==> inputs of cedar <==
==> flow/design.v <==
module mux2 #(parameter WIDTH = 8) (
        input  wire             sel,
        input  wire [WIDTH-1:0] a,
        input  wire [WIDTH-1:0] b, 
        output wire [WIDTH-1:0] y
    );
    assign y = (sel) ? b : a;
endmodule
module adder (
        input  wire [31:0] a,
        input  wire [31:0] b,
        output wire [31:0] y
    );
    assign y = a + b;
endmodule
module dreg # (parameter WIDTH = 32) (
        input  wire             clk,
        input  wire             rst,
        input  wire [WIDTH-1:0] d,
        output reg  [WIDTH-1:0] q
    );
    always @ (posedge clk, posedge rst) begin
        if (rst) q <= 0;
        else     q <= d;
    end
endmodule
module flopenr #(parameter WIDTH = 8)
    (
        input clk, reset, en,
        input [WIDTH-1:0] d,
        output reg [WIDTH-1:0] q
    );
    always @(posedge clk, posedge reset)
    begin
      if(reset) q<=0;
      else if(en) q<=d;
      else q<=q;
    end
endmodule
module signext (
        input  wire [15:0] a,
        output wire [31:0] y
    );
    assign y = {{16{a[15]}}, a};
endmodule
module regfile (
        input  wire        clk,
        input  wire        we,
        input  wire [4:0]  ra1,
        input  wire [4:0]  ra2,
        input  wire [4:0]  ra3,
        input  wire [4:0]  wa,
        input  wire [31:0] wd,
        output wire [31:0] rd1,
        output wire [31:0] rd2,
        output wire [31:0] rd3
    );
    reg [31:0] rf [0:31];
    always @ (posedge clk) begin
        if (we) rf[wa] <= wd;
    end
    assign rd1 = (ra1 == 0) ? 0 : rf[ra1];
    assign rd2 = (ra2 == 0) ? 0 : rf[ra2];
    assign rd3 = (ra3 == 0) ? 0 : rf[ra3];
endmodule
module alu (
        input  wire [2:0]  op,
        input  wire [31:0] a,
        input  wire [31:0] b,
        output wire        zero,
        output wire  [31:0] y,
        output wire  [31:0] y_hi
    );
    reg [63:0] y_total;
    assign {y_hi, y} = y_total;
    assign zero = (y == 0);
    always @ (op, a, b) begin
        case (op)
            3'b000: y_total = a & b;
            3'b001: y_total = a | b;
            3'b010: y_total = a + b;
            3'b011: y_total = a * b;  
            3'b100: y_total = b << a[4:0];  
            3'b101: y_total = b >> a[4:0];  
            3'b110: y_total = a - b;
            3'b111: y_total = (a < b) ? 1 : 0;
        endcase
    end
endmodule
module datapath (
        input  wire        clk,
        input  wire        rst,
        input  wire        jal,
        input  wire        branch,
        input  wire        jump,
        input  wire        reg_jump,
        input  wire        reg_dst,
        input  wire        we_reg,
        input  wire        alu_src,
        input  wire [1:0]  dm2reg,
        input  wire        we_hilo,
        input  wire        alu_out_sel,
        input  wire        hilo_sel,
        input  wire        shift_mux_sel,
        input  wire [2:0]  alu_ctrl,
        input  wire [4:0]  ra3,
        input  wire [31:0] instr,
        input  wire [31:0] rd_dm,
        output wire [31:0] pc_current,
        output wire [31:0] alu_mux_out,
        output wire [31:0] wd_dm,
        output wire [31:0] rd3,
        output wire [31:0] wd_rf,
        output wire [4:0] rf_wa
    );
    wire [4:0]  reg_addr;
    wire        pc_src;
    wire [31:0] pc_plus4;
    wire [31:0] pc_pre;
    wire [31:0] pc_next;
    wire [31:0] pc_rj_plus4;
    wire [31:0] sext_imm;
    wire [31:0] ba;
    wire [31:0] bta;
    wire [31:0] jta;
    wire [31:0] rd1_out;
    wire [31:0] alu_pa;
    wire [31:0] alu_pb;
    wire [31:0] alu_mem_out;
    wire        zero;
    wire [64-1:0] hilo_d, hilo_q;
    wire [32-1:0] hi_q, lo_q;
    wire [32-1:0] alu_out_hi;
    wire [32-1:0] hilo_mux_out;
    wire [32-1:0] alu_out;
    wire [4:0] shift_rd1_out;
    assign pc_src = branch & zero;
    assign ba = {sext_imm[29:0], 2'b00};
    assign jta = {pc_plus4[31:28], instr[25:0], 2'b00};
    dreg pc_reg (
            .clk            (clk),
            .rst            (rst),
            .d              (pc_next),
            .q              (pc_current)
        );
    adder pc_plus_4 (
            .a              (pc_current),
            .b              (32'd4),
            .y              (pc_plus4)
        );
    adder pc_plus_br (
            .a              (pc_plus4),
            .b              (ba),
            .y              (bta)
        );
    mux2 #(32) pc_reg_jmp_mux (
            .sel            (reg_jump),
            .a              (pc_plus4),
            .b              (rd1_out),
            .y              (pc_rj_plus4)
        );
    mux2 #(32) pc_src_mux (
            .sel            (pc_src),
            .a              (pc_rj_plus4),
            .b              (bta),
            .y              (pc_pre)
        );
    mux2 #(32) pc_jmp_mux (
            .sel            (jump),
            .a              (pc_pre),
            .b              (jta),
            .y              (pc_next)
        );
    mux2 #(5) rf_wa_mux (
            .sel            (reg_dst),
            .a              (instr[20:16]),
            .b              (instr[15:11]),
            .y              (reg_addr)
        );
    mux2 #(5) reg_addr_mux (
            .sel            (jal),
            .a              (reg_addr),
            .b              (5'h1F),
            .y              (rf_wa)
        );
    regfile rf (
            .clk            (clk),
            .we             (we_reg),
            .ra1            (instr[25:21]),
            .ra2            (instr[20:16]),
            .ra3            (ra3),
            .wa             (rf_wa),
            .wd             (wd_rf),
            .rd1            (rd1_out),
            .rd2            (wd_dm),
            .rd3            (rd3)
        );
    signext se (
            .a              (instr[15:0]),
            .y              (sext_imm)
        );
    mux2 #(32) alu_pb_mux (
            .sel            (alu_src),
            .a              (wd_dm),
            .b              (sext_imm),
            .y              (alu_pb)
        );
    assign alu_pa = {rd1_out[31:5], shift_rd1_out};
    mux2 #(5) shift_rd1_mux (
        .sel    (shift_mux_sel),
        .a      (rd1_out[4:0]),
        .b      (instr[10:6]),
        .y      (shift_rd1_out)
    );
    alu alu (
            .op             (alu_ctrl),
            .a              (alu_pa),
            .b              (alu_pb),
            .zero           (zero),
            .y              (alu_out),
            .y_hi           (alu_out_hi)
        );
    mux2 #(32) alu_mem_mux (
            .sel            (dm2reg),
            .a              (alu_mux_out),
            .b              (rd_dm),
            .y              (alu_mem_out)
        );
    mux2 #(32) rf_wd_mux (
            .sel            (jal),
            .a              (alu_mem_out),
            .b              (pc_plus4),
            .y              (wd_rf)
        );
    assign {hi_q, lo_q} = hilo_q;
    assign hilo_d = {alu_out_hi, alu_out};
    flopenr #(64) hilo_reg (
        .clk    (clk),
        .reset  (rst),
        .en     (we_hilo),
        .d      (hilo_d),
        .q      (hilo_q)
    );
    mux2 #(32) hilo_out_mux (
        .sel    (hilo_sel),
        .a      (lo_q),
        .b      (hi_q),
        .y    (hilo_mux_out)
    );
    mux2 #(32) alu_out_mux (
        .sel    (alu_out_sel),
        .a      (alu_out),
        .b      (hilo_mux_out),
        .y    (alu_mux_out)
    );
endmodule
module maindec (
        input  wire [5:0] opcode,
        output wire       jal,
        output wire       branch,
        output wire       jump,
        output wire       reg_dst,
        output wire       we_reg,
        output wire       alu_src,
        output wire       we_dm,
        output wire       dm2reg,
        output wire [1:0] alu_op
    );
    reg [9:0] ctrl;
    assign {jal, branch, jump, reg_dst, we_reg, alu_src, we_dm, dm2reg, alu_op} = ctrl;
    always @ (opcode) begin
        case (opcode)
            6'b00_0000: ctrl = 'b0_0_0_1_1_0_0_0_10;  
            6'b00_1000: ctrl = 'b0_0_0_0_1_1_0_0_00;  
            6'b00_0100: ctrl = 'b0_1_0_0_0_0_0_0_01;  
            6'b00_0010: ctrl = 'b0_0_1_0_0_0_0_0_00;  
            6'b00_0011: ctrl = 'b1_0_1_0_1_0_0_0_00;  
            6'b10_1011: ctrl = 'b0_0_0_0_0_1_1_0_00;  
            6'b10_0011: ctrl = 'b0_0_0_0_1_1_0_1_00;  
            default:    ctrl = 'bx_x_x_x_x_x_x_x_xx;
        endcase
    end
endmodule
module auxdec (
        input  wire [1:0] alu_op,
        input  wire [5:0] funct,
        output wire [2:0] alu_ctrl,
        output wire       hilo_sel,
        output wire       alu_out_sel,
        output wire       we_hilo,
        output wire       reg_jump,
        output wire       shift_mux_sel,
        output wire       we_reg_aux
    );
    reg [8:0] ctrl;
    assign {we_reg_aux, shift_mux_sel, reg_jump, we_hilo, alu_out_sel, hilo_sel, alu_ctrl} = ctrl;
    always @ (alu_op, funct) begin
        case (alu_op)
            2'b00: ctrl = 'b0_0_0_0_0_0_010;           
            2'b01: ctrl = 'b0_0_0_0_0_0_110;           
            default: case (funct)
                6'b10_0100: ctrl = 'b0_0_0_0_0_0_000;  
                6'b10_0101: ctrl = 'b0_0_0_0_0_0_001;  
                6'b10_0000: ctrl = 'b0_0_0_0_0_0_010;  
                6'b10_0010: ctrl = 'b0_0_0_0_0_0_110;  
                6'b10_1010: ctrl = 'b0_0_0_0_0_0_111;  
                6'b01_1001: ctrl = 'b1_0_0_1_0_0_011;  
                6'b01_0000: ctrl = 'b0_0_0_0_1_1_000;  
                6'b01_0010: ctrl = 'b0_0_0_0_1_0_000;  
                6'b00_1000: ctrl = 'b0_0_1_0_0_0_000;  
                6'b00_0000: ctrl = 'b0_1_0_0_0_0_100;  
                6'b00_0010: ctrl = 'b0_1_0_0_0_0_101;  
                default:    ctrl = 'bx_x_x_x_x_xxx;
            endcase
        endcase
    end
endmodule
module controlunit (
        input  wire [5:0]  opcode,
        input  wire [5:0]  funct,
        output wire        jal,
        output wire        branch,
        output wire        jump,
        output wire        reg_jump,
        output wire        reg_dst,
        output wire        we_reg,
        output wire        alu_src,
        output wire        we_dm,
        output wire        dm2reg,
        output wire        hilo_sel,
        output wire        alu_out_sel,
        output wire        we_hilo,
        output wire        shift_mux_sel,
        output wire [2:0]  alu_ctrl
    );
    wire [1:0] alu_op;
    wire we_reg_main, we_reg_aux;
    mux2 #(1) we_reg_mux (
            .sel            (we_reg_aux),
            .a              (we_reg_main),
            .b              (1'b0),
            .y              (we_reg)
        );
    maindec md (
        .opcode         (opcode),
        .jal            (jal),
        .branch         (branch),
        .jump           (jump),
        .reg_dst        (reg_dst),
        .we_reg         (we_reg_main),
        .alu_src        (alu_src),
        .we_dm          (we_dm),
        .dm2reg         (dm2reg),
        .alu_op         (alu_op)
    );
    auxdec ad (
        .alu_op         (alu_op),
        .funct          (funct),
        .alu_ctrl       (alu_ctrl),
        .hilo_sel       (hilo_sel),
        .alu_out_sel    (alu_out_sel),
        .we_hilo        (we_hilo),
        .reg_jump       (reg_jump),
        .shift_mux_sel  (shift_mux_sel),
        .we_reg_aux      (we_reg_aux)
    );
endmodule
module mips (
        input  wire        clk,
        input  wire        rst,
        input  wire [4:0]  ra3,
        input  wire [31:0] instr,
        input  wire [31:0] rd_dm,
        output wire        we_dm,
        output wire [31:0] pc_current,
        output wire [31:0] alu_out,
        output wire [31:0] wd_dm,
        output wire [31:0] rd3,
        output wire [31:0] wd_rf,
        output wire [4:0] rf_wa
    );
    wire       jal;
    wire       branch;
    wire       jump;
    wire       reg_jump;
    wire       reg_dst;
    wire       we_reg;
    wire       alu_src;
    wire       dm2reg;
    wire       we_hilo;
    wire       hilo_sel;
    wire       alu_out_sel;
    wire       shift_mux_sel;
    wire [2:0] alu_ctrl;
    datapath dp (
            .clk            (clk),
            .rst            (rst),
            .jal            (jal),
            .branch         (branch),
            .jump           (jump),
            .reg_jump       (reg_jump),
            .reg_dst        (reg_dst),
            .we_reg         (we_reg),
            .alu_src        (alu_src),
            .dm2reg         (dm2reg),
            .hilo_sel       (hilo_sel),
            .alu_out_sel    (alu_out_sel),
            .we_hilo        (we_hilo),
            .shift_mux_sel  (shift_mux_sel),
            .alu_ctrl       (alu_ctrl),
            .ra3            (ra3),
            .instr          (instr),
            .rd_dm          (rd_dm),
            .pc_current     (pc_current),
            .alu_mux_out    (alu_out),
            .wd_dm          (wd_dm),
            .rd3            (rd3),
            .wd_rf          (wd_rf),
            .rf_wa          (rf_wa)
        );
    controlunit cu (
            .opcode         (instr[31:26]),
            .funct          (instr[5:0]),
            .jal            (jal),
            .branch         (branch),
            .jump           (jump),
            .reg_jump       (reg_jump),
            .reg_dst        (reg_dst),
            .we_reg         (we_reg),
            .alu_src        (alu_src),
            .we_dm          (we_dm),
            .dm2reg         (dm2reg),
            .hilo_sel       (hilo_sel),
            .alu_out_sel    (alu_out_sel),
            .we_hilo        (we_hilo),
            .shift_mux_sel  (shift_mux_sel),
            .alu_ctrl       (alu_ctrl)
        );
endmodule
==> flow/run.sh <==
#!/bin/bash
# the make line also repeats each setting of config.mk as NAME=value (left out here)
make -C /OpenROAD-flow-scripts/flow DESIGN_CONFIG=/design/flow/config.mk WORK_HOME=/design/flow/orfs CLKGATE_MAP_FILE= finish
==> flow/config.mk <==
export PLATFORM = sky130hd
export DESIGN_NAME = mips
export DESIGN_NICKNAME = mips
export VERILOG_FILES = /design/flow/design.v
export SDC_FILE = /design/flow/constraint.sdc
export NUM_CORES = 4
export LEC_CHECK = 0
export CAP_MARGIN = 20
export CELL_PAD_IN_SITES_DETAIL_PLACEMENT = 2
export CELL_PAD_IN_SITES_GLOBAL_PLACEMENT = 3
export CORE_ASPECT_RATIO = 0.7
export CORE_MARGIN = 7
export CORE_UTILIZATION = 60
export CTS_CLUSTER_DIAMETER = 384
export CTS_CLUSTER_SIZE = 35
export GPL_ROUTABILITY_DRIVEN = 0
export GPL_TIMING_DRIVEN = 0
export MAX_ROUTING_LAYER = met5
export PLACE_DENSITY = 0.43
export SETUP_SLACK_MARGIN = -0.54
export SLEW_MARGIN = 25
export TNS_END_PERCENT = 5
==> flow/constraint.sdc <==
create_clock -name core_clock -period 11.8 [get_ports {clk}]
set_input_delay 2.3600 -clock core_clock [delete_from_list [all_inputs] [get_ports {clk}]]
set_output_delay 2.3600 -clock core_clock [all_outputs]
set_load 0.01 [all_outputs]
==> harbor: changes against cedar <==
CELL_PAD_IN_SITES_DETAIL_PLACEMENT = not set   (was 2)
CELL_PAD_IN_SITES_GLOBAL_PLACEMENT = 1   (was 3)
CORE_ASPECT_RATIO = 1.12   (was 0.7)
CORE_MARGIN = 2   (was 7)
CORE_UTILIZATION = 63   (was 60)
CTS_CLUSTER_DIAMETER = not set   (was 384)
CTS_CLUSTER_SIZE = not set   (was 35)
GPL_ROUTABILITY_DRIVEN = not set   (was 0)
GPL_TIMING_DRIVEN = 1   (was 0)
MAX_ROUTING_LAYER = met4   (was met5)
PLACE_DENSITY = 0.64   (was 0.43)
SETUP_SLACK_MARGIN = -1.07   (was -0.54)
==> flow/constraint.sdc (replaced) <==
create_clock -name core_clock -period 15.2 [get_ports {clk}]
set_input_delay 3.0400 -clock core_clock [delete_from_list [all_inputs] [get_ports {clk}]]
set_output_delay 3.0400 -clock core_clock [all_outputs]
set_load 0.01 [all_outputs]
==> zinc: changes against cedar <==
CELL_PAD_IN_SITES_DETAIL_PLACEMENT = not set   (was 2)
CELL_PAD_IN_SITES_GLOBAL_PLACEMENT = not set   (was 3)
CORE_ASPECT_RATIO = not set   (was 0.7)
CORE_MARGIN = 2   (was 7)
CORE_UTILIZATION = 58   (was 60)
CTS_CLUSTER_DIAMETER = not set   (was 384)
CTS_CLUSTER_SIZE = not set   (was 35)
GPL_ROUTABILITY_DRIVEN = not set   (was 0)
GPL_TIMING_DRIVEN = not set   (was 0)
MAX_ROUTING_LAYER = not set   (was met5)
PLACE_DENSITY = 0.6   (was 0.43)
SETUP_SLACK_MARGIN = -0.96   (was -0.54)
SLEW_MARGIN = 20   (was 25)
TNS_END_PERCENT = not set   (was 5)
==> flow/constraint.sdc (replaced) <==
create_clock -name core_clock -period 16.2 [get_ports {clk}]
set_input_delay 3.2400 -clock core_clock [delete_from_list [all_inputs] [get_ports {clk}]]
set_output_delay 3.2400 -clock core_clock [all_outputs]
set_load 0.01 [all_outputs]
==> job_summary.md <==
## Implementation flow summary

| Metric | Value |
|---|---|
| Die ar. | 0.166 mm2 |
| Yosys simple share | under 10% |
| Mapped Cells | 8719 |
| DIE WIDTH | 386 um |
| Yosys synthesis warning count | 8 |
| CORE AREA | 0.162 mm2 |
| Status | did not finish |
| Pre-Place Util | 63.6% |
| Die H | 431 um |
| Area fraction in mux cells | 21.5% |
| Area after DPL | around 0.11 mm2 |
| Rows | ~160 |
| Fail Step | 5_1_grt |
the above is filed under harbor

==> job_summary.md <==
## Implementation flow summary

| Metric | Value |
|---|---|
| Synthesized area per cell | 11.8 um2 |
| Rows | 126 |
| Adder share | 22.3% |
| Status | did not finish |
| Fail Step | 3_1_place_gp_skip_io |
| DIE WIDTH | ~510 um |
| Mapped Cells | 8719 |
| Area fraction in mux cells | 21.5% |
| Die H | 360 um |
| Top non-seq family | adder cells |
| Error msg | [ERROR GPL-0301] Utilization 110.140 % exceeds 100%. |
| CORE AREA | approximately 0.17 mm2 |
| Pre-Place Util | 60.7% |
the above is filed under cedar

==> job_summary.md <==
### Metrics collected by this job

| Metric | Value |
|---|---|
| Status | complete, but fails checks |
| Layout Check Fails | setup timing |
| Number of logic gates | 5950 |
| CORE AREA | 0.176 mm2 |
| Pre-Place Util | 58.3% |
| DIE WIDTH | approximately 420 um |
| Mapped Cells | ~8700 |
| Yosys simple share | under 10% |
| Setup WS post-layout | -0.772 ns |
| Setup Viol. Count Final | 38 |
| Die ar. | 0.181 mm2 |
| Yosys synthesis warning count | 8 |
| Die H | 425 um |
| Rows | approximately 150 |
| Area fraction in mux cells | a little over a fifth |
| Met2 routed WL | 200000 um |
the above is filed under zinc

